garnet:
// conv1_layer
 module conv1_layer (
   input clk,
   input rst_n,
   input valid_in,
   input signed [7:0] data_in,
   output signed [11:0] conv_out_1, conv_out_2, conv_out_3,
   output valid_out_conv
 );
 wire signed [7:0] data_out_0, data_out_1, data_out_2, data_out_3, data_out_4,
  data_out_5, data_out_6, data_out_7, data_out_8, data_out_9,
  data_out_10, data_out_11, data_out_12, data_out_13, data_out_14,
  data_out_15, data_out_16, data_out_17, data_out_18, data_out_19,
  data_out_20, data_out_21, data_out_22, data_out_23, data_out_24;
 wire valid_out_buf;
 conv1_buf #(.WIDTH(28), .HEIGHT(28), .DATA_BITS(8)) conv1_buf(
   .clk(clk),
   .rst_n(rst_n),
   .valid_in(valid_in),
   .data_in(data_in),
   .data_out_0(data_out_0),
   .data_out_1(data_out_1),
   .data_out_2(data_out_2),
   .data_out_3(data_out_3),
   .data_out_4(data_out_4),
   .data_out_5(data_out_5),
   .data_out_6(data_out_6),
   .data_out_7(data_out_7),
   .data_out_8(data_out_8),
   .data_out_9(data_out_9),
   .data_out_10(data_out_10),
   .data_out_11(data_out_11),
   .data_out_12(data_out_12),
   .data_out_13(data_out_13),
   .data_out_14(data_out_14),
   .data_out_15(data_out_15),
   .data_out_16(data_out_16),
   .data_out_17(data_out_17),
   .data_out_18(data_out_18),
   .data_out_19(data_out_19),
   .data_out_20(data_out_20),
   .data_out_21(data_out_21),
   .data_out_22(data_out_22),
   .data_out_23(data_out_23),
   .data_out_24(data_out_24),
   .valid_out_buf(valid_out_buf)
 );
 conv1_calc conv1_calc(
   .clk(clk),
   .rst_n(rst_n),
   .valid_out_buf(valid_out_buf),
   .data_out_0(data_out_0),
   .data_out_1(data_out_1),
   .data_out_2(data_out_2),
   .data_out_3(data_out_3),
   .data_out_4(data_out_4),
   .data_out_5(data_out_5),
   .data_out_6(data_out_6),
   .data_out_7(data_out_7),
   .data_out_8(data_out_8),
   .data_out_9(data_out_9),
   .data_out_10(data_out_10),
   .data_out_11(data_out_11),
  ...
For scale: about 18,000 cells after synthesis, ~3,500 flip-flops, ~0.19 mm2 of cells after synthesis.
clock: 5.0 ns
lec_check: 0
abc_area: 0
cap_margin: 40
cell_pad_in_sites_detail_placement: 1
cell_pad_in_sites_global_placement: 3
core_margin: 2
core_utilization: 40
gpl_routability_driven: 0
gpl_timing_driven: 1
max_routing_layer: met4
min_routing_layer: met2
place_density_lb_addon: 0.03
slew_margin: 20
run.sh (not shown) runs the stock make flow with config.mk's settings and CLKGATE_MAP_FILE=.
garnet completed; timing, DRC and antenna clean
Relative to garnet, the following input files were edited for lagoon:
Settings: GPL_ROUTABILITY_DRIVEN: 0 -> unset; MIN_ROUTING_LAYER: met2 -> unset; PLACE_DENSITY_LB_ADDON: 0.03 -> unset; CELL_PAD_IN_SITES_GLOBAL_PLACEMENT: 3 -> unset; CELL_PAD_IN_SITES_DETAIL_PLACEMENT: 1 -> unset; GPL_TIMING_DRIVEN: 1 -> unset; CAP_MARGIN: 40 -> 20; MAX_ROUTING_LAYER: met4 -> unset; CORE_UTILIZATION: 40 -> 70; ABC_AREA: 0 -> unset; the clock period (ns, I/O delays scaled along): 5.0 -> 3.95.
[summary]
- Going from garnet to lagoon, utilization grows by 33 points.
- Compared with garnet, in lagoon area used by sequential logic in the layout essentially unchanged; tightest slew margin relative to the limit decreased 9.9 points; critical-path maximum fanout decreased 4; first-pass GRT wire length decreased about 15%; met3 routing resource usage after global routing decreased 51 points.
- Final area was higher in garnet than in lagoon.
- Area growth from synthesis to layout (lagoon over garnet): decrease, 1.1 points
- To summarise lagoon: no stage aborted, but the layout did not pass its checks, failing on setup timing.
- In the reports for garnet and lagoon, the larger final routed wirelength across all metal layers belongs to garnet.
- lagoon does worse than garnet on total power after layout.
> inputs changed (lagoon -> tundra)
Settings: TNS_END_PERCENT: unset -> 75; SLEW_MARGIN: 20 -> 25; HOLD_SLACK_MARGIN: unset -> 0.06; SETUP_SLACK_MARGIN: unset -> -0.19; CAP_MARGIN: 20 -> 15; MIN_ROUTING_LAYER: unset -> met1; CTS_CLUSTER_DIAMETER: unset -> 385; PLACE_DENSITY_LB_ADDON: unset -> 0.2; CORE_UTILIZATION: 70 -> 72; the clock period (ns, I/O delays scaled along): 3.95 -> 3.44.
==> results <==
Compared to lagoon, tundra has hold slack 0.085 ns lower. Looking at lagoon and tundra, the area used by sequential logic in the layout is a wash. In the flow results for lagoon and tundra, the internal power summed over all cells is larger on tundra. conv1_calc.product1_s1[3][14]$_SDFF_PN0_ as the termination of the worst setup path was reported by lagoon, and conv1_calc.product3_s1[10][13]$_SDFF_PN0_ by tundra. What the final checks of tundra revealed, after a flow that finished every stage, was a layout that fails on setup timing. The run showing the smaller number of ordinary and repair buffers in the finished layout is lagoon. For the global-route met1 utilization, tundra came in 0.68 points higher than lagoon did. Looking at startpoint of the worst setup timing path, the conv1_calc.p_s0[10][5]$_SDFFE_PN0P_ result is from tundra; the conv1_calc.p_s0[3][4]$_SDFFE_PN0P_ one comes from lagoon. For the final routed wire length divided by cell count, tundra came in about 4.4% higher than lagoon did. Changes observed in tundra relative to lagoon: number of violations reported at the end of detailed-routing iteration 0 shows an increase of 20%; placed cell count shows an increase of 440.

========
Starting RTL as in the previous note.
Settings: LEC_CHECK=0, CAP_MARGIN=20, CORE_MARGIN=2, CORE_UTILIZATION=70, SLEW_MARGIN=20; clock period 3.55 ns.
The first run reached the layout checks and failed them: negative setup slack.
Next try:
Settings changed: ABC_AREA from default to 1, CAP_MARGIN 20 to 5, CORE_MARGIN 2 to 6, CORE_UTILIZATION 70 to 59, CTS_CLUSTER_DIAMETER from default to 385, HOLD_SLACK_MARGIN from default to 0.06, MAX_ROUTING_LAYER from default to met4, MIN_ROUTING_LAYER from default to met1, PLACE_DENSITY from default to 0.81, SLEW_MARGIN 20 to 35.
Clock period 3.55 ns to 4.97 ns, I/O delays scaled along.
What happened: The new run passed the timing, design-rule and antenna checks. Clock skew is lower by 0.028 ns. Count of clock-buffer cells in the layout is higher by 40. First-iteration DRC count is higher by 32%. Die size is higher by 32%. Sequential cell count does not change. Critical path depth is lower by 1. Routed wire length is higher by 10%.
Next try:
Settings changed: CAP_MARGIN 5 to 20, CORE_ASPECT_RATIO from default to 0.58, CORE_MARGIN 6 to 8, CORE_UTILIZATION 59 to 40, CTS_CLUSTER_DIAMETER 385 to default, CTS_CLUSTER_SIZE from default to 16, HOLD_SLACK_MARGIN 0.06 to default, MAX_ROUTING_LAYER met4 to default, MIN_ROUTING_LAYER met1 to default, PLACE_DENSITY 0.81 to 0.63, SLEW_MARGIN 35 to 20.
Clock period 4.97 ns to 5.0 ns, I/O delays scaled along.
The changed run finished with timing, DRC and antenna clean.
Final area increases slightly.
Maximum frequency decreases by a few percent.
Utilization decreases by 21 points.
Power decreases by a few percent.
Combinational power increases by a little under a tenth.
Worst hold slack got worse by 0.085 ns.
Routed wire length increases by roughly a tenth.
Count of clock-buffer cells in the layout decreases by 54.
Next try:
Settings changed: ABC_AREA 1 to default, CORE_ASPECT_RATIO 0.58 to default, CORE_MARGIN 8 to 2, CORE_UTILIZATION 40 to 66, CTS_CLUSTER_SIZE 16 to default, PLACE_DENSITY 0.63 to default, SETUP_SLACK_MARGIN from default to 0.82.
Clock period 5.0 ns to 3.62 ns, I/O delays scaled along.
Outcome: With this change the flow finished but fails on negative setup slack; worst setup slack got worse by 0.83 ns; first-iteration DRC count goes down by 44%; count of clock-buffer cells in the layout goes up by 36; utilization went up by 33 points; global-route usage rises by 10 points; synthesized cell count fell by 31%; clock power went up by 43%.
Next try:
Settings changed: CORE_UTILIZATION 66 to 70, SETUP_SLACK_MARGIN 0.82 to default.
Clock period 3.62 ns to 3.36 ns, I/O delays scaled along.
What happened: The new run reached the layout checks and failed them: negative setup slack. Non-clock buffer count is higher by 405. Sequential cell count is unchanged. Global-route usage is higher by 5.4 points. Synthesized cell count does not change.
Next try:
Settings changed: CAP_MARGIN 20 to 15, CTS_CLUSTER_DIAMETER from default to 385, HOLD_SLACK_MARGIN from default to 0.06, MIN_ROUTING_LAYER from default to met1, PLACE_DENSITY_LB_ADDON from default to 0.2, SETUP_SLACK_MARGIN from default to 1.23, SLEW_MARGIN 20 to 25, TNS_END_PERCENT from default to 75.
Clock period 3.36 ns to 4.97 ns, I/O delays scaled along.
What happened: The changed run finished clean; setup slack is better by 1.8 ns; power is lower by about 33%; sequential share of layout area climbs by 1.8 points; worst hold slack gains 0.31 ns.
Power figures rest on the tool's default switching activity, not on a simulated workload.
